**flow/run.sh**
```bash
#!/bin/bash
# the make line also repeats each setting of config.mk as NAME=value (left out here)
make -C /OpenROAD-flow-scripts/flow DESIGN_CONFIG=/design/flow/config.mk WORK_HOME=/design/flow/orfs CLKGATE_MAP_FILE= finish
```
**flow/config.mk**
```make
export PLATFORM = sky130hd
export DESIGN_NAME = pwm_hw
export DESIGN_NICKNAME = pwm_hw
export VERILOG_FILES = /design/flow/design.v
export SDC_FILE = /design/flow/constraint.sdc
export NUM_CORES = 4
export LEC_CHECK = 0
export ABC_AREA = 0
export CAP_MARGIN = 20
export CORE_MARGIN = 2
export CORE_UTILIZATION = 66
export GPL_ROUTABILITY_DRIVEN = 0
export MAX_ROUTING_LAYER = met4
export PLACE_DENSITY = 0.6
export SETUP_SLACK_MARGIN = 0.32
export SLEW_MARGIN = 25
export TNS_END_PERCENT = 85
```
**flow/constraint.sdc**
```tcl
create_clock -name core_clock -period 1.03 [get_ports {clk}]
set_input_delay 0.2060 -clock core_clock [delete_from_list [all_inputs] [get_ports {clk}]]
set_output_delay 0.2060 -clock core_clock [all_outputs]
set_load 0.01 [all_outputs]
```
**flow/design.v**
```verilog
module pwm_hw(
input clk,      			 
input reset,  			     
input red,                   
input green,                 
input blue,                  
output [19:0] Red_High_HW,   
output [19:0] Red_Low_HW,    
output [19:0] Green_High_HW, 
output [19:0] Green_Low_HW,  
output [19:0] Blue_High_HW,  
output [19:0] Blue_Low_HW    
             );
HW_PWM Red(.clk(clk),.reset(reset),.Colour_input(red),.High_Count(Red_High_HW),.Low_Count(Red_Low_HW));           
HW_PWM Green(.clk(clk),.reset(reset),.Colour_input(green),.High_Count(Green_High_HW), .Low_Count(Green_Low_HW));  
HW_PWM Blue(.clk(clk),.reset(reset),.Colour_input(blue),.High_Count(Blue_High_HW), .Low_Count(Blue_Low_HW));      
endmodule
module HW_PWM(
input clk,                     
input reset,                   
input Colour_input,            
output reg [19:0] High_Count,  
output reg [19:0] Low_Count    
            );
reg PrevPwm;                   
reg [19:0]Count;               
always@(posedge clk)
begin
if (!reset)                    
    begin
	Count<=20'b0;
	High_Count<=20'b0;
	Low_Count<=20'b0;          
	PrevPwm<=1'b0;
	end
else if(Colour_input==1)       
   begin
	if(PrevPwm!=Colour_input)  
		begin
 		Low_Count<=Count;      
		PrevPwm<=1'b1;         
		Count<=20'b0;          
		end
	else
		begin                  
		Count<=Count+1'b1;     
		end
  end
else if(Colour_input==0)       
	begin
	if(PrevPwm!=Colour_input)  
		begin
		High_Count<=Count;     
		PrevPwm<=Colour_input; 
		Count<=20'b0;          
		end
else
     begin                     
     Count<=Count+1'b1;        
     end     
end
end			
endmodule			
```
==> impl_metrics.csv, run 1 <==
group,metric,value,unit
yosys,flop_cell,"dfxtp_1",
yosys,ys_sh_adder,0.0155,
status,haltStage,"4_1_cts",
floorplanning,fp_util,0.673,
yosys,topCombFamilyByArea,"simple AND/OR/NAND/NOR gates",
placement,detailed_place.area,0.0100,mm²
yosys,syn_nets,717,
yosys,yosys_cells,703,
yosys,muxShareOfSynthArea,0.172,
yosys,top_area_cell,"dfxtp_1",
floorplanning,io_pins,125,
yosys,topCellsByArea,"dfxtp_1 50%, mux2i_1 17%, nor2b_1 11%",
floorplanning,coreArea,0.0108,mm²
yosys,edf_count,0,
yosys,synth-seq-cells,183,
yosys,synth-simple-area-share,0.210,
placement,hpwlAfterDp,15100,µm
yosys,async_reset_ff_frac,0,
yosys,yosysWarnings,1,
yosys,synthesis.area,0.00726,mm²
yosys,synth_dominant_cell_count,"dfxtp_1",
floorplanning,dieArea,0.0119,mm²
yosys,synth_cell_types,33,
yosys,yosys_area,0.00726,mm²
yosys,top_cells_by_count,"183 x dfxtp_1, 125 x mux2i_1, 123 x nor2b_1, 43 x nor2_1, 34 x clkbuf_1",
yosys,xor_share,0.0434,
placement,io_buffers,124,
floorplanning,std_cell_rows,38,
yosys,top_cell_area_share,0.505,
yosys,aoi_share,0.0247,
status,status,"did not finish",
floorplanning,die.size.y,109,µm
yosys,synthesis.instances,703,
yosys,avgSynthCellArea,10.3,µm²
floorplanning,die_w,109,µm
yosys,synth.yosys.seq_area_share,0.505,
status,tool.error,"[ERROR DPL-0038] Utilization greater than 100%, impossible to legalize",
==> metrics by stage <==
| stage | setup slack, ns | std cells | hold WS [ns] | power [mW] |
|---|---|---|---|---|
| floorplan | -0.496 | 703 | 0.372 | 8.07 |
| global placement | -0.672 | 1071 | 0.434 | 8.27 |
| detailed placement | -0.717 | 1071 | 0.461 | 8.34 |
==> run 2, diff against run 1 <==
ABC_AREA = not set   (was 0)
CAP_MARGIN = 5   (was 20)
CORE_ASPECT_RATIO = 0.51   (was not set)
CORE_MARGIN = 9   (was 2)
CORE_UTILIZATION = 38   (was 66)
CTS_CLUSTER_SIZE = 22   (was not set)
GPL_TIMING_DRIVEN = 1   (was not set)
HOLD_SLACK_MARGIN = -0.06   (was not set)
MAX_ROUTING_LAYER = met5   (was met4)
MIN_ROUTING_LAYER = met2   (was not set)
PLACE_DENSITY = not set   (was 0.6)
PLACE_DENSITY_LB_ADDON = 0.0   (was not set)
SETUP_SLACK_MARGIN = 0.07   (was 0.32)
SLEW_MARGIN = 20   (was 25)
TNS_END_PERCENT = 75   (was 85)
clock period = 2.0 ns   (was 1.03 ns; I/O delays follow)
==> run 2 against run 1 <==
  * Now clean on timing, DRC and antenna
  * Synthesized cell count did not move
  * Area after synthesis did not move
  * Die size rose by 110%
==> impl_metrics.csv, run 2 <==
group,metric,value,unit
clock_network,holdBufCountCts,0,
route,antenna-diode-count,0,
yosys,yosys_area,0.00726,mm²
final_timing,slew_headroom,0.722,
pwr,cellPowerDensity,788,mW/mm²
final_timing,timing.fmax,562,MHz
floorplanning,die_w,212,µm
floorplanning,fp_util,0.395,
global_routing,grt_max_degree,63,
pwr,switching_share,0.228,
yosys,synth.yosys.seq_area_share,0.505,
final_timing,post-route-period-util,0.889,
floorplanning,dieArea,0.0247,mm²
placement,io_buffers,124,
setup_path,startpoint,"Green.High_Count[16]",
clock_network,cts_sinks,183,
pwr,p_leak,3.33,nW
yosys,ys_sh_adder,0.0155,
pwr,seqPwrFrac,0.489,
pwr,p_sw,1.72,mW
hold_path,hold_path.class,"in2reg",
final_timing,slew_violations,0,
final_timing,layout_min_cycle_time,1.78,ns
global_routing,grt_pass1_wl,27700,µm
yosys,synth-seq-cells,183,
global_routing,grt-ovfl-total,0,
setup_path,path_delay_family,"buffers and inverters",
layout,fillers,1721,
clock_network,cts_root_buffer,"clkbuf_16",
global_routing,grt_usage,0.219,
route,drt_iter0_drc,601,
route,drt_pre_antenna_iters,45,
placement,hpwlAfterDp,11800,µm
pwr,seq_power,3.69,mW
layout,comb_area,0.00339,mm²
layout,synthToLayoutAreaGrowth,31.9,%
setup_path,reg2reg_slack,0.24,ns
yosys,yosysWarnings,1,
yosys,top_area_cell,"dfxtp_1",
yosys,synthesis.instances,703,
yosys,synth-simple-area-share,0.210,
clock_network,insertion_delay,0.43,ns
layout,regArea,0.00366,mm²
hold_path,hold_end,"Red.Low_Count[3]",
route,drc,0,
setup_path,r2r-start,"Blue.Count[1]",
yosys,muxShareOfSynthArea,0.172,
yosys,synth_cell_types,33,
pwr,comb_cell_power,416,µW
yosys,async_reset_ff_frac,0,
yosys,edf_count,0,
yosys,syn_nets,717,
clock_network,htreeDepth,4,
layout,final_cells,1098,
clock_network,clk_pin_slew,0.07,ns
yosys,topCombFamilyByArea,"simple AND/OR/NAND/NOR gates",
yosys,yosys_cells,703,
pwr,irDropWorstVdd,0.602,mV
final_timing,hold_viol_final,0,
floorplanning,die.size.y,117,µm
pwr,powerClk,3.44,mW
placement,place_inst,1066,
final_timing,finalClockSkew,0.00843,ns
clock_network,clockBufferDepth,2,
clock_network,postCtsSetupBuffers,0,
yosys,avgSynthCellArea,10.3,µm²
status,status,"complete, no violations",
setup_path,crit_slowest_cell,"clkdlybuf4s50_1",
layout,fin_nets,859,
yosys,synth_dominant_cell_count,"dfxtp_1",
yosys,aoi_share,0.0247,
final_timing,rsz0062_at_grt,"false",
clock_network,cts_resized,0,
setup_path,critPathCaptureType,"primary output",
setup_path,crit_path_end,"Green_High_HW[16]",
floorplanning,std_cell_rows,35,
global_routing,antenna_found_initial,0,
final_timing,tns,0,ns
setup_path,worstPathMaxFanout,2,
yosys,flop_cell,"dfxtp_1",
pwr,pwr-share-clk,0.456,
setup_path,cp-start-kind,"flop",
job,log.warning_count,29,
hold_path,hp-start,"reset",
yosys,synthesis.area,0.00726,mm²
setup_path,arrival,1.38,ns
setup_path,worstSetupPathType,"reg2out",
setup_path,required,1.60,ns
floorplanning,coreArea,0.0184,mm²
job,drv_cap,0,
setup_path,max_stage_delay,0.60,ns
route,detail-route-antenna-nets,0,
setup_path,worst-r2r-cell-count,5,
pwr,power_leader,"registers",
final_timing,setup_viol,0,
route,vias,7215,
route,finalWirelength,17500,µm
route,post_drt_via_cell_ratio,6.57,
global_routing,grt_pass1_vias,7896,
pwr,p_int,5.82,mW
yosys,top_cell_area_share,0.505,
floorplanning,io_pins,125,
yosys,topCellsByArea,"dfxtp_1 50%, mux2i_1 17%, nor2b_1 11%",
setup_path,cp_num_buf_inv,1,
final_timing,worst_slew_pin_slew,0.411,ns
yosys,xor_share,0.0434,
pwr,p_comb_frac,0.055,
yosys,top_cells_by_count,"183 x dfxtp_1, 125 x mux2i_1, 123 x nor2b_1, 43 x nor2_1, 34 x clkbuf_1",
route,wl_per_cell,16.0,µm
setup_path,reg2reg_to,"Blue.Count[18]",
setup_path,cp_cell_sequence,"clkdlybuf4s50_1",
clock_network,cts_tree,"yes",
clock_network,cts_buffers,17,
hold_path,holdPathStages,2,
setup_path,critical_path_depth,1,
[run 2: metal layers]
layer | track usage | part of all wire | vias up
li1 | - | - | 2650
met1 | - | 0 | 2650
met2 | 0.265 | 0.58 | 1855
met3 | 0.294 | 0.40 | 60
met4 | 0.0355 | 0.022 | 0
met5 | 0.00202 | 0 | -
[run 2: final cells by class]
type / count / area share
Tap cell: 240 / 0.0314
Inverter: 11 / 0.00431
Sequential cell: 183 / 0.383
Timing Repair Buffer: 162 / 0.166
Clock buffer: 23 / 0.0499
Multi-Input combinational cell: 470 / 0.354
Clock inverter: 9 / 0.0122
[run 2: through the flow]
stage | utilization | total power [mW] | hold WS [ns] | setup slack (ns) | area (µm²)
3_5_place_dp | 0.488 | 4.19 | 0.504 | 0.0554 | 8980
2_1_floorplan | - | 4.04 | 0.452 | 0.243 | 7260
6_report | 0.520 | 7.54 | 0.363 | 0.222 | 9570
3_3_place_gp | 0.488 | 4.19 | 0.496 | 0.0686 | 8980
5_1_grt | 0.520 | 7.84 | 0.367 | 0.0828 | 9570
4_1_cts | 0.520 | 7.62 | 0.355 | 0.216 | 9570
==> run 3, diff against run 2 <==
ABC_AREA = 1   (was not set)
CAP_MARGIN = 40   (was 5)
CORE_ASPECT_RATIO = not set   (was 0.51)
CORE_MARGIN = 2   (was 9)
CORE_UTILIZATION = 72   (was 38)
CTS_CLUSTER_DIAMETER = 96   (was not set)
CTS_CLUSTER_SIZE = 72   (was 22)
GPL_TIMING_DRIVEN = not set   (was 1)
HOLD_SLACK_MARGIN = 0.13   (was -0.06)
MAX_ROUTING_LAYER = met4   (was met5)
MIN_ROUTING_LAYER = not set   (was met2)
PLACE_DENSITY_LB_ADDON = 0.01   (was 0.0)
SETUP_SLACK_MARGIN = -0.05   (was 0.07)
TNS_END_PERCENT = not set   (was 75)
clock period = 1.02 ns   (was 2.0 ns; I/O delays follow)
==> run 3 against run 2 <==
  * The run now fails in 4_1_cts
  * Area after synthesis decreased by 2.2%
  * Die size fell by 57%
  * Synthesized cell count grew 30%
==> impl_metrics.csv, run 3 <==
group,metric,value,unit
yosys,top_cells_by_count,"183 x dfxtp_1, 144 x o21ai_0, 135 x a21oi_1, 135 x nor2_1, 84 x nand2_1",
placement,pre_cts_ws,-0.820,ns
status,haltStage,"4_1_cts",
yosys,topCombFamilyByArea,"AND-OR/OR-AND gates",
yosys,xor_share,0,
status,tool.error,"[ERROR DPL-0038] Utilization greater than 100%, impossible to legalize",
yosys,edf_count,0,
yosys,aoi_share,0.203,
yosys,avgSynthCellArea,7.79,µm²
floorplanning,fp_util,0.733,
yosys,yosys_area,0.00710,mm²
yosys,synth-simple-area-share,0.195,
yosys,synth_cell_types,22,
floorplanning,die.size.y,103,µm
yosys,syn_nets,925,
yosys,yosys_cells,911,
yosys,ys_sh_adder,0.0159,
floorplanning,coreArea,0.00968,mm²
yosys,topCellsByArea,"dfxtp_1 52%, o21ai_0 10%, a21oi_1 9.5%",
status,status,"did not finish",
yosys,synth_dominant_cell_count,"dfxtp_1",
yosys,flop_cell,"dfxtp_1",
yosys,top_area_cell,"dfxtp_1",
floorplanning,io_pins,125,
yosys,synthesis.instances,911,
placement,place_inst,1244,
floorplanning,dieArea,0.0107,mm²
floorplanning,die_w,103,µm
yosys,async_reset_ff_frac,0,
yosys,top_cell_area_share,0.516,
yosys,yosysWarnings,1,
yosys,synth.yosys.seq_area_share,0.516,
placement,hpwlAfterDp,21700,µm
floorplanning,std_cell_rows,36,
placement,io_buffers,124,
yosys,synth-seq-cells,183,
yosys,synthesis.area,0.00710,mm²
yosys,muxShareOfSynthArea,0,
[run 3: per-stage QoR]
| stage | area (µm²) | util |
|---|---|---|
| 2_1_floorplan | 7310 | - |
| 3_3_place_gp | 9430 | 0.974 |
| 3_5_place_dp | 9430 | 0.974 |
==> run 4, diff against run 3 <==
ABC_AREA = not set   (was 1)
CAP_MARGIN = 5   (was 40)
CORE_UTILIZATION = 66   (was 72)
CTS_CLUSTER_DIAMETER = 27   (was 96)
CTS_CLUSTER_SIZE = 40   (was 72)
GPL_ROUTABILITY_DRIVEN = not set   (was 0)
HOLD_SLACK_MARGIN = -0.07   (was 0.13)
MAX_ROUTING_LAYER = not set   (was met4)
PLACE_DENSITY_LB_ADDON = not set   (was 0.01)
SETUP_SLACK_MARGIN = 0.11   (was -0.05)
clock period = 1.66 ns   (was 1.02 ns; I/O delays follow)
==> run 4 against run 3 <==
  * The layout now fails its checks (setup timing)
  * Area after synthesis increased by 2.3%
  * Die size grew 11%
  * Synthesized cell count decreased by 23%
==> impl_metrics.csv, run 4 <==
group,metric,value,unit
yosys,synth-simple-area-share,0.210,
yosys,synth_dominant_cell_count,"dfxtp_1",
yosys,async_reset_ff_frac,0,
route,vias,6168,
yosys,yosysWarnings,1,
floorplanning,coreArea,0.0108,mm²
yosys,topCombFamilyByArea,"simple AND/OR/NAND/NOR gates",
final_timing,setup_viol,1,
yosys,muxShareOfSynthArea,0.172,
setup_path,required,2.14,ns
final_timing,slew_headroom,0.718,
yosys,edf_count,0,
pwr,p_sw,1.99,mW
hold_path,hold_path.class,"in2reg",
final_timing,post-route-period-util,1.00,
status,status,"finished with violations",
setup_path,cp-start-kind,"flop",
layout,final_area,0.00986,mm²
pwr,power_leader,"registers",
floorplanning,dieArea,0.0119,mm²
final_timing,finalClockSkew,0.00798,ns
placement,detailed_place.area,0.00913,mm²
route,wl_per_cell,20.7,µm
yosys,avgSynthCellArea,10.3,µm²
setup_path,crit_path_end,"Green.Count[14]",
pwr,pwr-share-clk,0.449,
hold_path,hold_end,"Green.Count[1]",
pwr,powerClk,4.06,mW
route,drt_iter0_drc,499,
final_timing,hold_viol_final,0,
pwr,p_int,7.06,mW
setup_path,reg2reg_to,"Green.Count[14]",
setup_path,cp_cell_sequence,"buf_4 -> and3_2 -> nand3_1 -> or4_1 -> nand2_1",
setup_path,worstSetupPathType,"reg2reg",
setup_path,critical_path_depth,5,
placement,hpwlAfterDp,11600,µm
final_timing,worst_slew_pin_slew,0.420,ns
route,detail-route-antenna-nets,0,
yosys,synthesis.instances,703,
yosys,topCellsByArea,"dfxtp_1 50%, mux2i_1 17%, nor2b_1 11%",
setup_path,startpoint,"Green.Count[4]",
job,drv_cap,0,
route,post_drt_via_cell_ratio,5.95,
global_routing,grt_pass1_vias,6196,
pwr,p_comb_frac,0.061,
setup_path,critPathCaptureType,"flop",
clock_network,cts_sinks,183,
clock_network,htreeDepth,4,
yosys,yosys_area,0.00726,mm²
layout,postLayoutCoreUtil,0.913,
floorplanning,fp_util,0.673,
final_timing,hold_slack,0.234,ns
pwr,p_leak,4.21,nW
pwr,seqPwrFrac,0.490,
setup_path,worst-r2r-cell-count,5,
yosys,flop_cell,"dfxtp_1",
job,log.warning_count,33,
clock_network,clockBufferDepth,2,
final_timing,timing.fmax,601,MHz
yosys,top_cell_area_share,0.505,
placement,io_buffers,124,
yosys,synth-seq-cells,183,
setup_path,arrival,2.14,ns
hold_path,hp-start,"reset",
route,antenna-diode-count,0,
placement,place_inst,994,
global_routing,antenna_found_initial,0,
status,failed_checks,"setup timing",
clock_network,cts_root_buffer,"clkbuf_8",
yosys,yosys_cells,703,
setup_path,r2r-start,"Green.Count[4]",
global_routing,grt-ovfl-total,0,
pwr,comb_cell_power,552,µW
clock_network,cts_buffers,17,
global_routing,grt_max_degree,71,
yosys,top_area_cell,"dfxtp_1",
final_timing,slew_violations,0,
layout,fillers,441,
global_routing,grt_usage,0.337,
layout,synthToLayoutAreaGrowth,35.8,%
final_timing,fin_ws,-0.00267,ns
yosys,synth_cell_types,33,
route,drc,0,
setup_path,reg2reg_slack,-0.003,ns
hold_path,holdPathStages,2,
clock_network,cts_tree,"yes",
route,drt_pre_antenna_iters,6,
floorplanning,io_pins,125,
setup_path,max_stage_delay,0.47,ns
yosys,synthesis.area,0.00726,mm²
floorplanning,std_cell_rows,38,
yosys,aoi_share,0.0247,
global_routing,grt_pass1_wl,30700,µm
clock_network,clk_pin_slew,0.07,ns
floorplanning,die.size.y,109,µm
clock_network,insertion_delay,0.56,ns
yosys,top_cells_by_count,"183 x dfxtp_1, 125 x mux2i_1, 123 x nor2b_1, 43 x nor2_1, 34 x clkbuf_1",
setup_path,crit_slowest_cell,"or4_1",
route,finalWirelength,21500,µm
final_timing,rsz0062_at_grt,"true",
placement,gp_congestion,0.821,
yosys,xor_share,0.0434,
layout,fin_nets,898,
final_timing,layout_min_cycle_time,1.66,ns
final_timing,tns,-0.00267,ns
yosys,ys_sh_adder,0.0155,
pwr,irDropWorstVdd,1.00,mV
pwr,seq_power,4.43,mW
setup_path,path_delay_family,"simple AND/OR/NAND/NOR gates",
floorplanning,die_w,109,µm
setup_path,worstPathMaxFanout,6,
yosys,syn_nets,717,
pwr,cellPowerDensity,918,mW/mm²
setup_path,cp_num_buf_inv,1,
layout,final_cells,1037,
pwr,switching_share,0.220,
yosys,synth.yosys.seq_area_share,0.505,
-- run 4: cell type report --
cell class                      count  area [µm²]  area share
Multi-Input combinational cell    470        3570       0.363
Timing Repair Buffer              201        1770       0.180
Clock buffer                       25         504      0.0512
Inverter                           11        41.3     0.00419
Clock inverter                      7        90.1     0.00914
Tap cell                          140         175      0.0178
Sequential cell                   183        3700       0.375
-- run 4: timing repair --
| action | 4_1_cts | 5_1_grt |
|---|---|---|
| endpoints found under the setup margin | 129 | 38 |
| hold buffers | 0 | 0 |
| endpoints found under the hold margin | 0 | 0 |
| cloned | 0 | 0 |
| gates resized | 126 | 59 |
| setup buffers | 2 | 10 |
| pin swaps | 5 | 10 |
-- run 4: through the flow --
step                      worst slack [ns]  total power [mW]
after floorplan                      0.115              4.87
after global placement              -0.184              5.04
after detailed placement            -0.216              5.05
after CTS                           0.0262              9.00
after global routing               -0.0684              9.24
final                             -0.00267              9.05
-- run 4: per-layer routing --
| metal | up-vias | global-route usage | part of all wire |
|---|---|---|---|
| li1 | 2766 | - | - |
| met1 | 2979 | 0.363 | 0.37 |
| met2 | 319 | 0.604 | 0.52 |
| met3 | 104 | 0.0813 | 0.063 |
| met4 | 0 | 0.184 | 0.050 |
| met5 | - | 0 | 0 |
==> run 5, diff against run 4 <==
CAP_MARGIN = 0   (was 5)
CORE_UTILIZATION = 46   (was 66)
CTS_CLUSTER_DIAMETER = not set   (was 27)
CTS_CLUSTER_SIZE = 34   (was 40)
GPL_ROUTABILITY_DRIVEN = 0   (was not set)
HOLD_SLACK_MARGIN = not set   (was -0.07)
MAX_ROUTING_LAYER = met5   (was not set)
PLACE_DENSITY = 0.6   (was not set)
SETUP_SLACK_MARGIN = not set   (was 0.11)
clock period = 2.07 ns   (was 1.66 ns; I/O delays follow)
==> run 5 against run 4 <==
  * The run now finishes clean
  * Core utilization is 30 points lower
  * Clock skew about the same
  * First-iteration DRC count shrank 66%
  * Clock power decreased by 19%
  * Critical endpoint is now Red.Count[19]
  * Register-to-register slack gained 0.27 ns
  * Wire length shrank 27%
  * Maximum frequency fell by 7.5%
  * Largest power group unchanged
  * Combinational power down about 30%
  * Sequential share of layout area rose by 1.2 points
  * Sequential power fell by about 20%
  * Count of clock-buffer cells in the layout decreased by 7
==> impl_metrics.csv, run 5 <==
group,metric,value,unit
pwr,p_comb_frac,0.053,
route,wl_per_cell,14.8,µm
final_timing,layout_min_cycle_time,1.80,ns
yosys,aoi_share,0.0247,
clock_network,clockBufferDepth,2,
final_timing,setup_viol,0,
yosys,yosys_cells,703,
clock_network,htreeDepth,4,
layout,final_area,0.00945,mm²
route,vias,5267,
placement,hpwlAfterDp,11000,µm
setup_path,path_delay_family,"simple AND/OR/NAND/NOR gates",
hold_path,holdPathStages,3,
global_routing,grt_pass1_vias,5180,
pwr,p_sw,1.66,mW
pwr,p_leak,3.28,nW
final_timing,tns,0,ns
floorplanning,fp_util,0.474,
setup_path,worstSetupPathType,"reg2reg",
global_routing,grt-ovfl-total,0,
clock_network,cts_sinks,183,
route,drt_iter0_drc,171,
hold_path,hold_path.class,"in2reg",
pwr,seqPwrFrac,0.492,
yosys,top_cell_area_share,0.505,
route,antenna-diode-count,0,
clock_network,cts_buffers,17,
setup_path,cp_cell_sequence,"nand4_2 -> or4_4 -> or3_1 -> a21oi_1",
floorplanning,std_cell_rows,45,
global_routing,antenna_found_initial,0,
setup_path,reg2reg_slack,0.27,ns
global_routing,grt_max_degree,48,
global_routing,grt_pass1_wl,26000,µm
placement,detailed_place.area,0.00885,mm²
floorplanning,coreArea,0.0153,mm²
yosys,syn_nets,717,
clock_network,postCtsSetupBuffers,0,
yosys,synthesis.instances,703,
final_timing,finalClockSkew,0.00832,ns
setup_path,critPathCaptureType,"flop",
route,detail-route-antenna-nets,0,
global_routing,grt_use_met2,0.335,
floorplanning,dieArea,0.0168,mm²
final_timing,timing.fmax,556,MHz
placement,io_buffers,124,
pwr,p_int,5.57,mW
pwr,total_power,7.23,mW
hold_path,hold_end,"Green.Count[14]",
global_routing,grt_usage,0.195,
clock_network,clk_pin_slew,0.07,ns
route,drc,0,
setup_path,reg2reg_to,"Red.Count[19]",
setup_path,worstPathMaxFanout,8,
yosys,yosys_area,0.00726,mm²
floorplanning,die_w,130,µm
clock_network,insertion_delay,0.43,ns
route,drt_pre_antenna_iters,4,
yosys,synth.yosys.seq_area_share,0.505,
setup_path,required,2.43,ns
pwr,pwr-share-clk,0.455,
setup_path,arrival,2.16,ns
yosys,xor_share,0.0434,
yosys,synthesis.area,0.00726,mm²
final_timing,slew_headroom,0.743,
job,drv_cap,0,
yosys,synth_dominant_cell_count,"dfxtp_1",
yosys,topCombFamilyByArea,"simple AND/OR/NAND/NOR gates",
yosys,topCellsByArea,"dfxtp_1 50%, mux2i_1 17%, nor2b_1 11%",
hold_path,hp-start,"reset",
yosys,yosysWarnings,1,
final_timing,slew_violations,0,
global_routing,top_usage_layer,"met2",
job,log.warning_count,30,
setup_path,r2r-start,"Red.Count[8]",
yosys,flop_cell,"dfxtp_1",
status,status,"complete, no violations",
clock_network,cts_resized,0,
yosys,ys_sh_adder,0.0155,
setup_path,crit_slowest_cell,"or4_4",
clock_network,cts_root_buffer,"clkbuf_16",
pwr,switching_share,0.230,
yosys,edf_count,0,
floorplanning,die.size.y,130,µm
pwr,power_leader,"registers",
setup_path,max_stage_delay,0.59,ns
pwr,cellPowerDensity,765,mW/mm²
setup_path,critical_path_depth,4,
yosys,top_cells_by_count,"183 x dfxtp_1, 125 x mux2i_1, 123 x nor2b_1, 43 x nor2_1, 34 x clkbuf_1",
route,finalWirelength,15600,µm
global_routing,grtUsageMet1,0.241,
final_timing,hold_viol_final,0,
setup_path,crit_path_end,"Red.Count[19]",
pwr,comb_cell_power,384,µW
yosys,synth-seq-cells,183,
setup_path,cp-start-kind,"flop",
pwr,powerClk,3.29,mW
route,post_drt_via_cell_ratio,4.98,
pwr,irDropWorstVdd,0.526,mV
global_routing,grt_use_met3,0.0442,
layout,synthToLayoutAreaGrowth,30.2,%
setup_path,cp_num_buf_inv,0,
final_timing,post-route-period-util,0.869,
yosys,async_reset_ff_frac,0,
yosys,avgSynthCellArea,10.3,µm²
layout,fin_nets,848,
yosys,muxShareOfSynthArea,0.172,
yosys,synth_cell_types,33,
final_timing,worst_slew_pin_slew,0.380,ns
floorplanning,io_pins,125,
clock_network,cts_tree,"yes",
setup_path,worst-r2r-cell-count,4,
yosys,top_area_cell,"dfxtp_1",
yosys,synth-simple-area-share,0.210,
pwr,seq_power,3.56,mW
final_timing,rsz0062_at_grt,"false",
setup_path,startpoint,"Red.Count[8]",
clock_network,holdBufCountCts,0,
run 5: area by class of cell:
| class | count | area (µm²) |
|---|---|---|
| clock buffers | 18 | 439 |
| clock inverters | 14 | 164 |
| flip-flops and latches | 183 | 3660 |
| inverters | 11 | 41.3 |
| well taps | 211 | 264 |
| fillers | 1302 | 5870 |
| repair buffers | 151 | 1490 |
| multi-input cells | 470 | 3390 |
run 5: per-stage QoR:
stage / setup WS, ns / cells / hold slack (ns) / util
after floorplan: 0.299 / 703 / 0.452 / -
after global placement: 0.111 / 1026 / 0.494 / 0.578
after detailed placement: 0.0738 / 1026 / 0.503 / 0.578
after CTS: 0.270 / 1058 / 0.319 / 0.617
after global routing: 0.147 / 1058 / 0.353 / 0.617
final: 0.272 / 1058 / 0.336 / 0.617
run 5: routing by layer:
| metal | part of all wire | up-vias |
|---|---|---|
| li1 | - | 2663 |
| met1 | 0.45 | 2494 |
| met2 | 0.50 | 91 |
| met3 | 0.033 | 19 |
| met4 | 0.013 | 0 |
| met5 | 0 | - |
==> run 6, diff against run 5 <==
ABC_AREA = 1   (was not set)
CAP_MARGIN = 20   (was 0)
CORE_UTILIZATION = 67   (was 46)
CTS_CLUSTER_DIAMETER = 268   (was not set)
CTS_CLUSTER_SIZE = 95   (was 34)
GPL_ROUTABILITY_DRIVEN = not set   (was 0)
MAX_ROUTING_LAYER = not set   (was met5)
PLACE_DENSITY = 0.4   (was 0.6)
SETUP_SLACK_MARGIN = 0.27   (was not set)
TNS_END_PERCENT = 10   (was not set)
clock period = 1.37 ns   (was 2.07 ns; I/O delays follow)
==> run 6 against run 5 <==
  * The layout now fails its checks (setup timing)
  * First-iteration DRC count rose to 8.6 times the previous value
  * Critical path depth up 2
  * Cell count up 15%
  * Global-route usage up 20 points
  * Clock power up 56%
  * Flip-flop count unchanged
  * Combinational power rose to 4.8 times the previous value
  * Synthesized cell count up 30%
  * Critical endpoint is now Green.Count[10]
  * Largest cell class unchanged
  * Highest routed layer is now met5
==> impl_metrics.csv, run 6 <==
group,metric,value,unit
clock_network,cts_tree,"yes",
yosys,syn_nets,925,
pwr,p_comb_frac,0.143,
hold_path,holdPathStages,3,
global_routing,grt_usage,0.393,
route,vias,8413,
final_timing,setup_viol,19,
route,dr_wl_met2,13100,µm
layout,fillers,401,
clock_network,clk_pin_slew,0.07,ns
setup_path,worstPathMaxFanout,3,
yosys,top_area_cell,"dfxtp_1",
floorplanning,die_w,107,µm
setup_path,path_delay_family,"AND-OR/OR-AND gates",
pwr,powerClk,5.13,mW
global_routing,antenna_found_initial,3,
layout,fin_nets,1080,
route,dr_wl_met3,3640,µm
route,detail-route-antenna-nets,0,
floorplanning,dieArea,0.0114,mm²
yosys,top_cells_by_count,"183 x dfxtp_1, 144 x o21ai_0, 135 x a21oi_1, 135 x nor2_1, 84 x nand2_1",
final_timing,finalClockSkew,0.0111,ns
route,drc,0,
global_routing,grt_pass1_vias,7233,
yosys,avgSynthCellArea,7.79,µm²
clock_network,clockBufferDepth,2,
pwr,power_leader,"registers",
pwr,p_int,9.37,mW
clock_network,cts_buffers,17,
yosys,synth-seq-cells,183,
pwr,p_sw,3.58,mW
hold_path,hold_path.class,"in2reg",
setup_path,reg2reg_slack,-0.32,ns
setup_path,cp_num_buf_inv,0,
route,post_drt_via_cell_ratio,6.92,
yosys,ys_sh_adder,0.0159,
final_timing,hold_viol_final,0,
yosys,yosysWarnings,1,
setup_path,cp-start-kind,"flop",
final_timing,fin_ws,-0.319,ns
floorplanning,std_cell_rows,37,
global_routing,grt-ovfl-total,0,
floorplanning,coreArea,0.0103,mm²
clock_network,htreeDepth,4,
floorplanning,fp_util,0.687,
placement,gp_congestion,0.961,
floorplanning,die.size.y,107,µm
layout,synthToLayoutAreaGrowth,33.6,%
setup_path,required,1.79,ns
final_timing,slew_headroom,0.679,
yosys,synth_dominant_cell_count,"dfxtp_1",
setup_path,r2r-start,"Green.Count[1]",
yosys,xor_share,0,
setup_path,critical_path_depth,6,
final_timing,timing.fmax,592,MHz
setup_path,critPathCaptureType,"flop",
setup_path,cp_cell_sequence,"ha_4 -> nand2_2 -> nor2_4 -> nand3_1 -> o21ai_0 -> a21oi_1",
setup_path,worstSetupPathType,"reg2reg",
setup_path,max_stage_delay,0.44,ns
job,drv_cap,0,
hold_path,hold_end,"Green.High_Count[6]",
pwr,comb_cell_power,1.85,mW
clock_network,insertion_delay,0.57,ns
hold_path,hp-start,"reset",
setup_path,reg2reg_to,"Green.Count[10]",
status,status,"finished with violations",
route,finalWirelength,29100,µm
route,drt_iter0_drc,1473,
layout,regArea,0.00382,mm²
placement,hpwlAfterDp,13500,µm
yosys,topCombFamilyByArea,"AND-OR/OR-AND gates",
yosys,edf_count,0,
setup_path,arrival,2.11,ns
setup_path,worst-r2r-cell-count,6,
yosys,synth_cell_types,22,
clock_network,cts_root_buffer,"clkbuf_8",
floorplanning,io_pins,125,
yosys,muxShareOfSynthArea,0,
clock_network,cts_sinks,183,
setup_path,startpoint,"Green.Count[1]",
yosys,aoi_share,0.203,
yosys,topCellsByArea,"dfxtp_1 52%, o21ai_0 10%, a21oi_1 9.5%",
pwr,irDropWorstVdd,1.14,mV
route,topRoutingLayerUsed,"met5",
yosys,synth-simple-area-share,0.195,
pwr,seqPwrFrac,0.461,
global_routing,grt_max_degree,37,
status,failed_checks,"setup timing",
placement,pre_cts_ws,-0.452,ns
pwr,cellPowerDensity,1360,mW/mm²
job,log.warning_count,34,
route,wl_met1,9480,µm
pwr,switching_share,0.276,
yosys,yosys_cells,911,
yosys,synth.yosys.seq_area_share,0.516,
pwr,pwr-share-clk,0.396,
final_timing,worst_slew_pin_slew,0.477,ns
final_timing,post-route-period-util,1.23,
final_timing,slew_violations,0,
setup_path,crit_path_end,"Green.Count[10]",
layout,comb_area,0.00330,mm²
final_timing,rsz0062_at_grt,"true",
placement,io_buffers,124,
pwr,total_power,12.9,mW
setup_path,crit_slowest_cell,"o21ai_0",
yosys,synthesis.area,0.00710,mm²
final_timing,layout_min_cycle_time,1.69,ns
yosys,top_cell_area_share,0.516,
pwr,p_leak,4.00,nW
pwr,seq_power,5.97,mW
route,wl_per_cell,23.9,µm
route,drt_pre_antenna_iters,14,
yosys,flop_cell,"dfxtp_1",
global_routing,grt_pass1_wl,35300,µm
yosys,synthesis.instances,911,
yosys,yosys_area,0.00710,mm²
yosys,async_reset_ff_frac,0,
[run 6: per-layer routing]
layer,vias to the layer above,track usage
met2,961,0.680
met3,346,0.0778
li1,3335,-
met4,2,0.198
met5,-,0
met1,3769,0.465
[run 6: cell type report]
cell class              count  area share
flip-flops and latches    183       0.403
multi-input cells         602       0.348
inverters                  83      0.0342
repair buffers            178       0.133
clock inverters             6     0.00910
repair inverters            1    0.000792
well taps                 136      0.0179
diodes                      2    0.000528
clock buffers              25      0.0542
[run 6: repair_timing]
| item | 4_1_cts | 5_1_grt |
|---|---|---|
| gates cloned | 0 | 1 |
| hold buffers | 0 | 0 |
| endpoints found under the setup margin | 248 | 287 |
| buffers inserted | 12 | 15 |
| resized | 591 | 101 |
| pin swaps | 1 | 25 |
[run 6: per-stage QoR]
| stage | setup TNS, ns | hold WS (ns) | util | std cells | cell area [µm²] |
|---|---|---|---|---|---|
| after global placement | -32.65 | 0.440 | 0.840 | 1155 | 8670 |
| after detailed placement | -41.64 | 0.448 | 0.840 | 1155 | 8670 |
| final | -1.51 | 0.174 | 0.919 | 1216 | 9480 |
| after CTS | 0 | 0.133 | 0.878 | 1198 | 9060 |
| after floorplan | 0 | 0.430 | - | 911 | 7260 |
| after global routing | -3.49 | 0.189 | 0.918 | 1214 | 9480 |
==> run 7, diff against run 6 <==
ABC_AREA = 0   (was 1)
CORE_UTILIZATION = 21   (was 67)
CTS_CLUSTER_DIAMETER = 111   (was 268)
CTS_CLUSTER_SIZE = not set   (was 95)
MAX_ROUTING_LAYER = met4   (was not set)
PLACE_DENSITY = not set   (was 0.4)
PLACE_DENSITY_LB_ADDON = 0.05   (was not set)
SETUP_SLACK_MARGIN = not set   (was 0.27)
TNS_END_PERCENT = not set   (was 10)
clock period = 2.23 ns   (was 1.37 ns; I/O delays follow)
==> run 7 against run 6 <==
  * The run now finishes clean
  * Worst hold slack improved by 0.27 ns
  * Register-to-register slack improved by 0.66 ns
  * Cell area grew 1.9%
  * First-iteration DRC count decreased by 82%
  * Count of clock-buffer cells in the layout is 1 lower
  * Largest cell class unchanged
  * Wire length down 34%
  * Global-route usage fell by 28 points
  * Cell count rose by 7.0%
  * Via count fell by 37%
  * Die size rose to 3.2 times the previous value
  * Area after synthesis is 2.3% higher
==> impl_metrics.csv, run 7 <==
group,metric,value,unit
route,vias,5333,
global_routing,grt_pass1_wl,30900,µm
status,status,"complete, no violations",
pwr,comb_cell_power,362,µW
route,drt_iter0_drc,265,
yosys,async_reset_ff_frac,0,
yosys,yosys_area,0.00726,mm²
route,drt_pre_antenna_iters,6,
clock_network,insertion_delay,0.44,ns
clock_network,clockBufferDepth,2,
setup_path,critical_path_depth,4,
hold_path,hold_end,"Blue.High_Count[18]",
yosys,edf_count,0,
clock_network,cts_tree,"yes",
pwr,p_leak,3.23,nW
final_timing,tns,0,ns
global_routing,grt_usage,0.113,
yosys,top_area_cell,"dfxtp_1",
clock_network,cts_buffers,17,
yosys,ys_sh_adder,0.0155,
final_timing,post-route-period-util,0.845,
layout,fin_nets,848,
yosys,aoi_share,0.0247,
setup_path,r2r-start,"Red.Count[8]",
final_timing,timing.fmax,530,MHz
setup_path,startpoint,"Red.Count[8]",
final_timing,rsz0062_at_grt,"false",
route,detail-route-antenna-nets,0,
pwr,switching_share,0.235,
floorplanning,die.size.y,190,µm
final_timing,layout_min_cycle_time,1.89,ns
yosys,synthesis.instances,703,
final_timing,slew_violations,0,
route,post_drt_via_cell_ratio,4.10,
route,wl_per_cell,14.8,µm
job,log.warning_count,29,
clock_network,holdBufCountCts,0,
pwr,power_leader,"registers",
hold_path,holdPathStages,2,
clock_network,htreeDepth,4,
setup_path,worst-r2r-cell-count,4,
clock_network,cts_root_buffer,"clkbuf_16",
floorplanning,die_w,190,µm
setup_path,cp-start-kind,"flop",
setup_path,reg2reg_slack,0.34,ns
setup_path,reg2reg_to,"Red.Count[19]",
pwr,powerClk,2.77,mW
pwr,seqPwrFrac,0.514,
final_timing,slew_headroom,0.767,
yosys,top_cells_by_count,"183 x dfxtp_1, 125 x mux2i_1, 123 x nor2b_1, 43 x nor2_1, 34 x clkbuf_1",
hold_path,hold_path.class,"in2reg",
yosys,synth-simple-area-share,0.210,
floorplanning,dieArea,0.0361,mm²
pwr,p_int,4.93,mW
setup_path,path_delay_family,"simple AND/OR/NAND/NOR gates",
layout,fillers,3582,
yosys,synthesis.area,0.00726,mm²
yosys,topCellsByArea,"dfxtp_1 50%, mux2i_1 17%, nor2b_1 11%",
pwr,cellPowerDensity,668,mW/mm²
global_routing,grt_pass1_vias,5419,
clock_network,clk_pin_slew,0.07,ns
layout,synthToLayoutAreaGrowth,33.1,%
pwr,pwr-share-clk,0.430,
final_timing,setup_viol,0,
route,antenna-diode-count,0,
placement,hpwlAfterDp,13400,µm
global_routing,antenna_found_initial,0,
floorplanning,coreArea,0.0343,mm²
yosys,yosysWarnings,1,
setup_path,critPathCaptureType,"flop",
pwr,irDropWorstVdd,0.506,mV
job,drv_cap,0,
layout,postLayoutCoreUtil,0.282,
final_timing,hold_viol_final,0,
yosys,synth_cell_types,33,
route,drc,0,
yosys,xor_share,0.0434,
yosys,top_cell_area_share,0.505,
pwr,p_sw,1.51,mW
yosys,synth_dominant_cell_count,"dfxtp_1",
setup_path,worstSetupPathType,"reg2reg",
yosys,syn_nets,717,
yosys,flop_cell,"dfxtp_1",
setup_path,arrival,2.25,ns
hold_path,hp-start,"reset",
setup_path,crit_path_end,"Red.Count[19]",
clock_network,postCtsSetupBuffers,0,
placement,io_buffers,124,
final_timing,finalClockSkew,0.0112,ns
global_routing,grt-ovfl-total,0,
setup_path,required,2.60,ns
yosys,synth-seq-cells,183,
route,finalWirelength,19200,µm
setup_path,cp_num_buf_inv,0,
floorplanning,fp_util,0.212,
yosys,synth.yosys.seq_area_share,0.505,
yosys,avgSynthCellArea,10.3,µm²
yosys,muxShareOfSynthArea,0.172,
setup_path,cp_cell_sequence,"nand4_2 -> or4_4 -> or3_1 -> a21oi_1",
floorplanning,std_cell_rows,68,
setup_path,max_stage_delay,0.62,ns
yosys,yosys_cells,703,
pwr,p_comb_frac,0.056,
final_timing,worst_slew_pin_slew,0.347,ns
clock_network,cts_sinks,183,
floorplanning,io_pins,125,
placement,gp_congestion,0.710,
yosys,topCombFamilyByArea,"simple AND/OR/NAND/NOR gates",
pwr,seq_power,3.31,mW
clock_network,cts_resized,0,
setup_path,crit_slowest_cell,"or4_4",
global_routing,grt_max_degree,36,
setup_path,worstPathMaxFanout,8,
run 7: area by class of cell:
| cell class | count | area, µm² | share of cell area |
|---|---|---|---|
| clock buffer | 24 | 472 | 0.0488 |
| clock inverter | 7 | 48.8 | 0.00505 |
| inverter | 11 | 41.3 | 0.00427 |
| multi-input combinational | 470 | 3390 | 0.351 |
| sequential | 183 | 3660 | 0.379 |
| tap | 455 | 569 | 0.0589 |
| timing repair buffer | 151 | 1480 | 0.153 |
run 7: routing by layer:
layer	global-route usage	wire length, µm	share of wire	vias to the layer above
li1	-	-	-	2660
met1	0.138	8980	0.47	2562
met2	0.179	9130	0.47	92
met3	0.0308	823	0.043	19
met4	0.0423	280	0.015	0
met5	-	0	0	-
run 7: per-stage QoR:
stage,setup WS [ns],cells,area (µm²),power [mW],hold WS [ns]
2_1_floorplan,0.427,703,7260,3.63,0.452
3_3_place_gp,0.178,1270,9140,3.76,0.500
3_5_place_dp,0.200,1270,9140,3.76,0.507
4_1_cts,0.334,1301,9660,6.60,0.424
5_1_grt,0.200,1301,9660,6.73,0.429
6_report,0.345,1301,9660,6.45,0.442
==> run 8, diff against run 7 <==
ABC_AREA = not set   (was 0)
CORE_UTILIZATION = 40   (was 21)
CTS_CLUSTER_DIAMETER = not set   (was 111)
MAX_ROUTING_LAYER = not set   (was met4)
PLACE_DENSITY = 0.6   (was not set)
PLACE_DENSITY_LB_ADDON = not set   (was 0.05)
SETUP_SLACK_MARGIN = 0.01   (was not set)
clock period = 1.79 ns   (was 2.23 ns; I/O delays follow)
==> run 8 against run 7 <==
  * Still clean on timing, DRC and antenna
  * Via count is 2.2% higher
  * Clock skew is 0.0042 ns lower
  * Sequential share of layout area is 0.46 points lower
  * Power is 34% higher
  * Critical endpoint is now Blue_High_HW[6]
  * Largest cell class unchanged
  * Largest power group unchanged
==> impl_metrics.csv, run 8 <==
group,metric,value,unit
setup_path,cp_num_buf_inv,1,
layout,synthToLayoutAreaGrowth,34.7,%
yosys,synth.yosys.seq_area_share,0.505,
route,detail-route-antenna-nets,0,
final_timing,finalClockSkew,0.00704,ns
route,drt_iter0_drc,170,
global_routing,grt-ovfl-total,0,
placement,gp_congestion,0.787,
pwr,p_sw,1.86,mW
yosys,synthesis.instances,703,
pwr,switching_share,0.215,
clock_network,insertion_delay,0.42,ns
yosys,yosys_cells,703,
job,log.warning_count,29,
yosys,avgSynthCellArea,10.3,µm²
global_routing,grt_pass1_wl,27700,µm
setup_path,cp_cell_sequence,"clkdlybuf4s50_1",
yosys,flop_cell,"dfxtp_1",
hold_path,holdPathStages,2,
global_routing,grt_max_degree,89,
yosys,topCombFamilyByArea,"simple AND/OR/NAND/NOR gates",
clock_network,postCtsSetupBuffers,0,
setup_path,arrival,1.35,ns
route,vias,5451,
pwr,cellPowerDensity,883,mW/mm²
pwr,total_power,8.63,mW
job,drv_cap,0,
yosys,edf_count,0,
route,post_drt_via_cell_ratio,4.93,
setup_path,reg2reg_to,"Red.Count[19]",
hold_path,hold_path.class,"in2reg",
final_timing,slew_violations,0,
yosys,top_cell_area_share,0.505,
layout,final_area,0.00978,mm²
setup_path,r2r-start,"Red.Count[10]",
setup_path,critical_path_depth,1,
floorplanning,std_cell_rows,49,
pwr,irDropWorstVdd,0.737,mV
yosys,topCellsByArea,"dfxtp_1 50%, mux2i_1 17%, nor2b_1 11%",
route,finalWirelength,16400,µm
final_timing,hold_viol_final,0,
final_timing,hold_slack,0.333,ns
setup_path,required,1.43,ns
pwr,p_int,6.77,mW
final_timing,rsz0062_at_grt,"false",
setup_path,reg2reg_slack,0.14,ns
pwr,seq_power,4.12,mW
yosys,yosys_area,0.00726,mm²
setup_path,critPathCaptureType,"primary output",
floorplanning,coreArea,0.0179,mm²
yosys,synthesis.area,0.00726,mm²
global_routing,antenna_found_initial,0,
yosys,ys_sh_adder,0.0155,
floorplanning,die_w,139,µm
route,wl_per_cell,14.9,µm
status,status,"complete, no violations",
final_timing,setup_viol,0,
setup_path,max_stage_delay,0.56,ns
yosys,aoi_share,0.0247,
yosys,synth-simple-area-share,0.210,
hold_path,hold_end,"Blue.High_Count[6]",
route,drt_pre_antenna_iters,4,
yosys,synth-seq-cells,183,
pwr,seqPwrFrac,0.477,
yosys,top_area_cell,"dfxtp_1",
setup_path,path_delay_family,"buffers and inverters",
clock_network,clockBufferDepth,2,
pwr,power_leader,"registers",
pwr,comb_cell_power,477,µW
pwr,pwr-share-clk,0.468,
yosys,synth_dominant_cell_count,"dfxtp_1",
pwr,p_leak,3.47,nW
floorplanning,io_pins,125,
layout,comb_area,0.00339,mm²
floorplanning,die.size.y,139,µm
hold_path,hp-start,"reset",
final_timing,layout_min_cycle_time,1.70,ns
layout,regArea,0.00366,mm²
final_timing,worst_slew_pin_slew,0.344,ns
clock_network,clk_pin_slew,0.06,ns
floorplanning,dieArea,0.0192,mm²
layout,fillers,1583,
floorplanning,fp_util,0.405,
clock_network,cts_root_buffer,"clkbuf_16",
final_timing,timing.fmax,587,MHz
placement,io_buffers,124,
yosys,syn_nets,717,
route,antenna-diode-count,0,
yosys,top_cells_by_count,"183 x dfxtp_1, 125 x mux2i_1, 123 x nor2b_1, 43 x nor2_1, 34 x clkbuf_1",
clock_network,cts_tree,"yes",
placement,hpwlAfterDp,11700,µm
yosys,synth_cell_types,33,
clock_network,holdBufCountCts,0,
setup_path,worst-r2r-cell-count,4,
global_routing,grt_pass1_vias,5514,
yosys,async_reset_ff_frac,0,
clock_network,cts_buffers,17,
pwr,powerClk,4.04,mW
setup_path,crit_slowest_cell,"clkdlybuf4s50_1",
clock_network,cts_sinks,183,
placement,detailed_place.area,0.00913,mm²
setup_path,worstPathMaxFanout,2,
pwr,p_comb_frac,0.055,
layout,fin_nets,878,
clock_network,htreeDepth,4,
clock_network,cts_resized,0,
setup_path,crit_path_end,"Blue_High_HW[6]",
final_timing,post-route-period-util,0.952,
global_routing,grt_usage,0.174,
yosys,yosysWarnings,1,
yosys,muxShareOfSynthArea,0.172,
setup_path,cp-start-kind,"flop",
setup_path,startpoint,"Blue.High_Count[6]",
route,drc,0,
yosys,xor_share,0.0434,
final_timing,slew_headroom,0.768,
setup_path,worstSetupPathType,"reg2out",
run 8: routing by layer:
metal | vias to the layer above | routed length, µm | global-route usage
li1 | 2715 | - | -
met1 | 2609 | 7350 | 0.213
met2 | 105 | 8150 | 0.306
met3 | 22 | 674 | 0.0397
met4 | 0 | 246 | 0.0542
met5 | - | 0 | 0
run 8: through the flow:
step / TNS (ns) / setup slack (ns) / instances / util
finish: 0 / 0.0852 / 1106 / 0.546
detailed placement: -0.127 / -0.114 / 1074 / 0.510
floorplan: 0 / 0.0747 / 703 / -
global placement: -0.102 / -0.0852 / 1074 / 0.510
CTS: 0 / 0.0679 / 1106 / 0.546
global route: 0 / 0.0215 / 1106 / 0.546
run 8: cell type report:
cell class                      count  share of cell area
Timing Repair Buffer              181               0.179
Sequential cell                   183               0.375
Inverter                           11             0.00422
Tap cell                          229              0.0293
Clock inverter                     12              0.0193
Clock buffer                       20              0.0467
Multi-Input combinational cell    470               0.346
==> run 9, diff against run 8 <==
CORE_UTILIZATION = 68   (was 40)
CTS_CLUSTER_DIAMETER = 363   (was not set)
CTS_CLUSTER_SIZE = 33   (was not set)
HOLD_SLACK_MARGIN = 0.28   (was not set)
PLACE_DENSITY = not set   (was 0.6)
SETUP_SLACK_MARGIN = 0.46   (was 0.01)
clock period = 1.73 ns   (was 1.79 ns; I/O delays follow)
==> run 9 against run 8 <==
  * The run now fails in 4_1_cts
  * Synthesized cell count did not move
  * Die size shrank 40%
  * Area after synthesis stayed put
==> impl_metrics.csv, run 9 <==
group,metric,value,unit
placement,gp_congestion,0.825,
yosys,topCombFamilyByArea,"simple AND/OR/NAND/NOR gates",
yosys,avgSynthCellArea,10.3,µm²
yosys,yosys_area,0.00726,mm²
status,haltStage,"4_1_cts",
yosys,synthesis.instances,703,
yosys,syn_nets,717,
floorplanning,die_w,107,µm
yosys,top_cells_by_count,"183 x dfxtp_1, 125 x mux2i_1, 123 x nor2b_1, 43 x nor2_1, 34 x clkbuf_1",
yosys,muxShareOfSynthArea,0.172,
yosys,topCellsByArea,"dfxtp_1 50%, mux2i_1 17%, nor2b_1 11%",
floorplanning,fp_util,0.703,
yosys,xor_share,0.0434,
floorplanning,dieArea,0.0115,mm²
yosys,synth_cell_types,33,
placement,place_inst,966,
yosys,yosys_cells,703,
floorplanning,std_cell_rows,37,
status,status,"did not finish",
yosys,flop_cell,"dfxtp_1",
yosys,synth-seq-cells,183,
floorplanning,die.size.y,107,µm
floorplanning,coreArea,0.0103,mm²
floorplanning,io_pins,125,
yosys,synth-simple-area-share,0.210,
status,tool.error,"[ERROR DPL-0038] Utilization greater than 100%, impossible to legalize",
yosys,aoi_share,0.0247,
yosys,synth_dominant_cell_count,"dfxtp_1",
placement,io_buffers,124,
yosys,synthesis.area,0.00726,mm²
yosys,synth.yosys.seq_area_share,0.505,
yosys,top_cell_area_share,0.505,
yosys,yosysWarnings,1,
yosys,top_area_cell,"dfxtp_1",
yosys,async_reset_ff_frac,0,
yosys,ys_sh_adder,0.0155,
placement,detailed_place.area,0.00899,mm²
yosys,edf_count,0,
placement,hpwlAfterDp,12100,µm
## run 9: per-stage QoR
stage / TNS, ns / power (mW) / utilization / setup slack (ns)
2_1_floorplan: 0 / 4.68 / - / 0.204
3_3_place_gp: -0.481 / 4.81 / 0.871 / -0.130
3_5_place_dp: -1.56 / 4.84 / 0.871 / -0.157
==> run 10, diff against run 9 <==
CORE_UTILIZATION = 30   (was 68)
CTS_CLUSTER_DIAMETER = 377   (was 363)
CTS_CLUSTER_SIZE = not set   (was 33)
GPL_ROUTABILITY_DRIVEN = 0   (was not set)
HOLD_SLACK_MARGIN = not set   (was 0.28)
MIN_ROUTING_LAYER = met1   (was not set)
SETUP_SLACK_MARGIN = 0.37   (was 0.46)
TNS_END_PERCENT = 80   (was not set)
clock period = 1.31 ns   (was 1.73 ns; I/O delays follow)
==> run 10 against run 9 <==
  * Now fails the layout checks on setup timing
  * Die size up 120%
  * Synthesized cell count is the same
  * Area after synthesis unchanged
==> impl_metrics.csv, run 10 <==
group,metric,value,unit
pwr,p_int,9.19,mW
yosys,top_area_cell,"dfxtp_1",
floorplanning,dieArea,0.0255,mm²
setup_path,crit_top_cell,"buf_6",
setup_path,crit_slowest_cell,"or3_1",
setup_path,critPathCaptureType,"flop",
yosys,synth_dominant_cell_count,"dfxtp_1",
layout,fillers,2067,
floorplanning,die_w,160,µm
yosys,synth-simple-area-share,0.210,
setup_path,reg2reg_slack,-0.32,ns
global_routing,antenna_found_initial,0,
job,drv_cap,0,
yosys,yosys_cells,703,
layout,synthToLayoutAreaGrowth,71.6,%
yosys,syn_nets,717,
setup_path,arrival,2.00,ns
hold_path,hold_end,"Blue.Low_Count[4]",
placement,io_buffers,124,
layout,fin_nets,1013,
status,failed_checks,"setup timing",
clock_network,clockBufferDepth,2,
global_routing,grt_max_degree,32,
yosys,synthesis.area,0.00726,mm²
clock_network,htreeDepth,4,
final_timing,layout_min_cycle_time,1.63,ns
final_timing,slew_headroom,0.746,
setup_path,crit_path_end,"Red.Count[7]",
yosys,synth_cell_types,33,
yosys,yosysWarnings,1,
pwr,switching_share,0.235,
yosys,topCombFamilyByArea,"simple AND/OR/NAND/NOR gates",
route,finalWirelength,19700,µm
yosys,async_reset_ff_frac,0,
pwr,p_leak,5.09,nW
final_timing,post-route-period-util,1.25,
final_timing,finalClockSkew,0.0121,ns
yosys,muxShareOfSynthArea,0.172,
hold_path,holdPathStages,2,
final_timing,timing.fmax,612,MHz
pwr,power_leader,"registers",
final_timing,slew_violations,0,
pwr,comb_cell_power,1.19,mW
setup_path,worst-r2r-cell-count,7,
yosys,topCellsByArea,"dfxtp_1 50%, mux2i_1 17%, nor2b_1 11%",
clock_network,clk_pin_slew,0.08,ns
route,antenna-diode-count,0,
yosys,xor_share,0.0434,
yosys,aoi_share,0.0247,
setup_path,required,1.68,ns
floorplanning,fp_util,0.307,
layout,regArea,0.00389,mm²
layout,comb_area,0.00406,mm²
final_timing,fin_ws,-0.325,ns
clock_network,cts_root_buffer,"clkbuf_16",
setup_path,r2r-start,"Red.Count[6]",
pwr,seq_power,5.62,mW
placement,hpwlAfterDp,12000,µm
global_routing,grt_pass1_wl,31600,µm
yosys,avgSynthCellArea,10.3,µm²
final_timing,rsz0062_at_grt,"true",
floorplanning,die.size.y,160,µm
yosys,flop_cell,"dfxtp_1",
pwr,total_power,12.0,mW
status,status,"finished with violations",
setup_path,critical_path_depth,7,
setup_path,worstPathMaxFanout,4,
hold_path,hp-start,"reset",
setup_path,cp_cell_sequence,"nand4_1 -> buf_4 -> buf_6 -> buf_8 -> buf_6 -> or3_1 -> a21oi_2",
pwr,pwr-share-clk,0.433,
placement,place_inst,1215,
setup_path,max_stage_delay,0.36,ns
clock_network,cts_sinks,183,
setup_path,reg2reg_to,"Red.Count[7]",
floorplanning,std_cell_rows,56,
final_timing,setup_viol,33,
setup_path,worstSetupPathType,"reg2reg",
pwr,p_comb_frac,0.099,
setup_path,cp_num_buf_inv,4,
pwr,cellPowerDensity,964,mW/mm²
job,log.warning_count,32,
yosys,synthesis.instances,703,
pwr,powerClk,5.20,mW
floorplanning,io_pins,125,
setup_path,path_delay_family,"buffers and inverters",
clock_network,cts_buffers,17,
route,vias,5920,
clock_network,holdBufCountCts,0,
pwr,irDropWorstVdd,0.699,mV
pwr,p_sw,2.82,mW
yosys,edf_count,0,
yosys,synth.yosys.seq_area_share,0.505,
route,detail-route-antenna-nets,0,
global_routing,grt_pass1_vias,5915,
global_routing,grt_usage,0.154,
yosys,top_cell_area_share,0.505,
yosys,top_cells_by_count,"183 x dfxtp_1, 125 x mux2i_1, 123 x nor2b_1, 43 x nor2_1, 34 x clkbuf_1",
route,drc,0,
floorplanning,coreArea,0.0236,mm²
yosys,synth-seq-cells,183,
route,wl_per_cell,14.8,µm
clock_network,cts_tree,"yes",
final_timing,hold_viol_final,0,
clock_network,insertion_delay,0.43,ns
route,drt_iter0_drc,200,
hold_path,hold_path.class,"in2reg",
global_routing,grt-ovfl-total,0,
pwr,seqPwrFrac,0.468,
layout,final_cells,1331,
route,post_drt_via_cell_ratio,4.45,
setup_path,cp-start-kind,"flop",
yosys,yosys_area,0.00726,mm²
setup_path,startpoint,"Red.Count[6]",
final_timing,worst_slew_pin_slew,0.380,ns
route,drt_pre_antenna_iters,4,
yosys,ys_sh_adder,0.0155,
==> run 10: final cells by class <==
cell class / instances / area share
sequential: 183 / 0.313
clock inverter: 9 / 0.00733
inverter: 11 / 0.00372
timing repair buffer: 316 / 0.278
multi-input combinational: 470 / 0.326
tap: 319 / 0.0320
clock buffer: 23 / 0.0400
==> run 10: metal layers <==
metal	track usage	wire length, µm
met4	0.0517	328
met2	0.260	9710
met5	0	0
met1	0.197	9050
met3	0.0281	585
==> run 10: metrics by stage <==
stage | util | hold WS (ns) | TNS [ns] | area (µm²) | setup slack, ns
6_report | 0.528 | 0.224 | -4.54 | 12500 | -0.325
5_1_grt | 0.528 | 0.212 | -7.15 | 12500 | -0.403
4_1_cts | 0.511 | 0.196 | -4.14 | 12100 | -0.288
3_5_place_dp | 0.422 | 0.501 | -45.54 | 9970 | -0.493
3_3_place_gp | 0.422 | 0.495 | -43.78 | 9970 | -0.495
2_1_floorplan | - | 0.428 | -2.03 | 7880 | -0.216
==> run 10: what timing repair did <==
| item | CTS | global route |
|---|---|---|
| endpoints found under the setup margin | 303 | 303 |
| cloned | 8 | 0 |
| gates resized | 847 | 40 |
| pin swaps | 72 | 58 |
| setup buffers | 51 | 25 |
==> run 11, diff against run 10 <==
ABC_AREA = 1   (was not set)
CORE_UTILIZATION = 40   (was 30)
CTS_CLUSTER_DIAMETER = 332   (was 377)
CTS_CLUSTER_SIZE = 98   (was not set)
GPL_ROUTABILITY_DRIVEN = not set   (was 0)
MIN_ROUTING_LAYER = not set   (was met1)
PLACE_DENSITY = 0.6   (was not set)
SETUP_SLACK_MARGIN = not set   (was 0.37)
TNS_END_PERCENT = 15   (was 80)
clock period = 2.0 ns   (was 1.31 ns; I/O delays follow)
==> run 11 against run 10 <==
  * The run now finishes clean
  * Die size is 26% lower
  * Critical path depth down 6
  * Count of clock-buffer cells in the layout down 2
  * Via count rose by 4.7%
  * Synthesized cell count rose by 30%
  * Cell count decreased by 4.6%
  * Largest power group unchanged
  * Non-clock buffer count is 172 lower
==> impl_metrics.csv, run 11 <==
group,metric,value,unit
status,status,"complete, no violations",
pwr,p_sw,2.14,mW
placement,place_inst,1237,
job,drv_cap,0,
floorplanning,coreArea,0.0173,mm²
hold_path,hp-start,"reset",
final_timing,post-route-period-util,0.876,
setup_path,cp_cell_sequence,"clkdlybuf4s50_1",
yosys,ys_sh_adder,0.0159,
hold_path,hold_path.class,"in2reg",
setup_path,arrival,1.35,ns
clock_network,clk_pin_slew,0.07,ns
yosys,syn_nets,925,
yosys,aoi_share,0.203,
clock_network,cts_root_buffer,"clkbuf_16",
clock_network,insertion_delay,0.43,ns
final_timing,finalClockSkew,0.00931,ns
final_timing,tns,0,ns
route,finalWirelength,17900,µm
pwr,p_comb_frac,0.134,
setup_path,worstPathMaxFanout,2,
floorplanning,die_w,137,µm
clock_network,cts_sinks,183,
pwr,switching_share,0.248,
final_timing,slew_violations,0,
clock_network,holdBufCountCts,0,
job,log.warning_count,29,
clock_network,htreeDepth,4,
route,detail-route-antenna-nets,0,
final_timing,setup_viol,0,
yosys,synth.yosys.seq_area_share,0.516,
hold_path,hold_end,"Red.Low_Count[16]",
route,drc,0,
yosys,top_cells_by_count,"183 x dfxtp_1, 144 x o21ai_0, 135 x a21oi_1, 135 x nor2_1, 84 x nand2_1",
yosys,topCellsByArea,"dfxtp_1 52%, o21ai_0 10%, a21oi_1 9.5%",
clock_network,cts_buffers,17,
global_routing,grt_max_degree,36,
setup_path,critical_path_depth,1,
setup_path,cp-start-kind,"flop",
clock_network,postCtsSetupBuffers,0,
pwr,power_leader,"registers",
clock_network,clockBufferDepth,2,
route,drt_iter0_drc,375,
setup_path,reg2reg_to,"Blue.Count[18]",
final_timing,slew_headroom,0.784,
route,drt_pre_antenna_iters,4,
layout,fin_nets,1045,
setup_path,critPathCaptureType,"primary output",
pwr,powerClk,3.45,mW
global_routing,antenna_found_initial,1,
pwr,comb_cell_power,1.15,mW
yosys,xor_share,0,
global_routing,grt_usage,0.196,
yosys,synth_cell_types,22,
pwr,seqPwrFrac,0.465,
yosys,async_reset_ff_frac,0,
yosys,avgSynthCellArea,7.79,µm²
floorplanning,dieArea,0.0188,mm²
setup_path,required,1.60,ns
final_timing,hold_viol_final,0,
pwr,cellPowerDensity,933,mW/mm²
yosys,top_area_cell,"dfxtp_1",
yosys,synth-seq-cells,183,
final_timing,layout_min_cycle_time,1.75,ns
final_timing,worst_slew_pin_slew,0.324,ns
yosys,flop_cell,"dfxtp_1",
placement,hpwlAfterDp,12900,µm
final_timing,timing.fmax,571,MHz
setup_path,crit_slowest_cell,"clkdlybuf4s50_1",
setup_path,worst-r2r-cell-count,8,
route,wl_per_cell,14.1,µm
yosys,yosys_area,0.00710,mm²
layout,final_cells,1270,
final_timing,rsz0062_at_grt,"false",
pwr,seq_power,4.01,mW
setup_path,reg2reg_slack,0.52,ns
setup_path,startpoint,"Blue.High_Count[0]",
yosys,top_cell_area_share,0.516,
floorplanning,fp_util,0.410,
yosys,synth-simple-area-share,0.195,
pwr,irDropWorstVdd,0.628,mV
pwr,p_int,6.48,mW
placement,gp_congestion,0.900,
setup_path,r2r-start,"Blue.Count[1]",
yosys,yosys_cells,911,
hold_path,holdPathStages,3,
layout,synthToLayoutAreaGrowth,30.3,%
yosys,synthesis.instances,911,
yosys,synthesis.area,0.00710,mm²
setup_path,max_stage_delay,0.56,ns
floorplanning,io_pins,125,
global_routing,grt_pass1_wl,28800,µm
setup_path,crit_path_end,"Blue_High_HW[0]",
route,post_drt_via_cell_ratio,4.88,
global_routing,grt-ovfl-total,0,
setup_path,worstSetupPathType,"reg2out",
setup_path,path_delay_family,"buffers and inverters",
route,vias,6201,
setup_path,cp_num_buf_inv,1,
global_routing,grt_pass1_vias,5660,
clock_network,cts_tree,"yes",
clock_network,cts_resized,0,
yosys,synth_dominant_cell_count,"dfxtp_1",
pwr,p_leak,3.41,nW
floorplanning,die.size.y,137,µm
yosys,topCombFamilyByArea,"AND-OR/OR-AND gates",
pwr,pwr-share-clk,0.401,
yosys,edf_count,0,
yosys,yosysWarnings,1,
placement,io_buffers,124,
yosys,muxShareOfSynthArea,0,
floorplanning,std_cell_rows,48,
run 11: cell type report:
| cell class | count | area [µm²] |
|---|---|---|
| timing repair buffer | 144 | 1440 |
| inverter | 83 | 312 |
| antenna | 1 | 2.50 |
| fill | 1665 | 8050 |
| clock buffer | 21 | 460 |
| clock inverter | 11 | 146 |
| tap | 225 | 282 |
| sequential | 183 | 3660 |
| multi-input combinational | 602 | 2940 |
run 11: metrics by stage:
| stage | total power [mW] | setup WS [ns] | instance area (µm²) | hold slack [ns] | util |
|---|---|---|---|---|---|
| 2_1_floorplan | 4.62 | 0.684 | 7100 | 0.430 | - |
| 3_3_place_gp | 5.25 | 0.0747 | 8630 | 0.448 | 0.499 |
| 3_5_place_dp | 5.26 | 0.0604 | 8630 | 0.454 | 0.499 |
| 4_1_cts | 8.71 | 0.212 | 9240 | 0.367 | 0.534 |
| 5_1_grt | 8.99 | 0.192 | 9240 | 0.382 | 0.534 |
| 6_report | 8.62 | 0.248 | 9240 | 0.379 | 0.534 |
run 11: metal layers:
| metal | vias up | global-route usage | part of all wire |
|---|---|---|---|
| met5 | - | 0 | 0 |
| met4 | 0 | 0.0693 | 0.018 |
| met3 | 22 | 0.0482 | 0.049 |
| met2 | 123 | 0.302 | 0.45 |
| met1 | 2785 | 0.268 | 0.49 |
| li1 | 3271 | - | - |
Power is estimated from default activity; no workload was simulated.
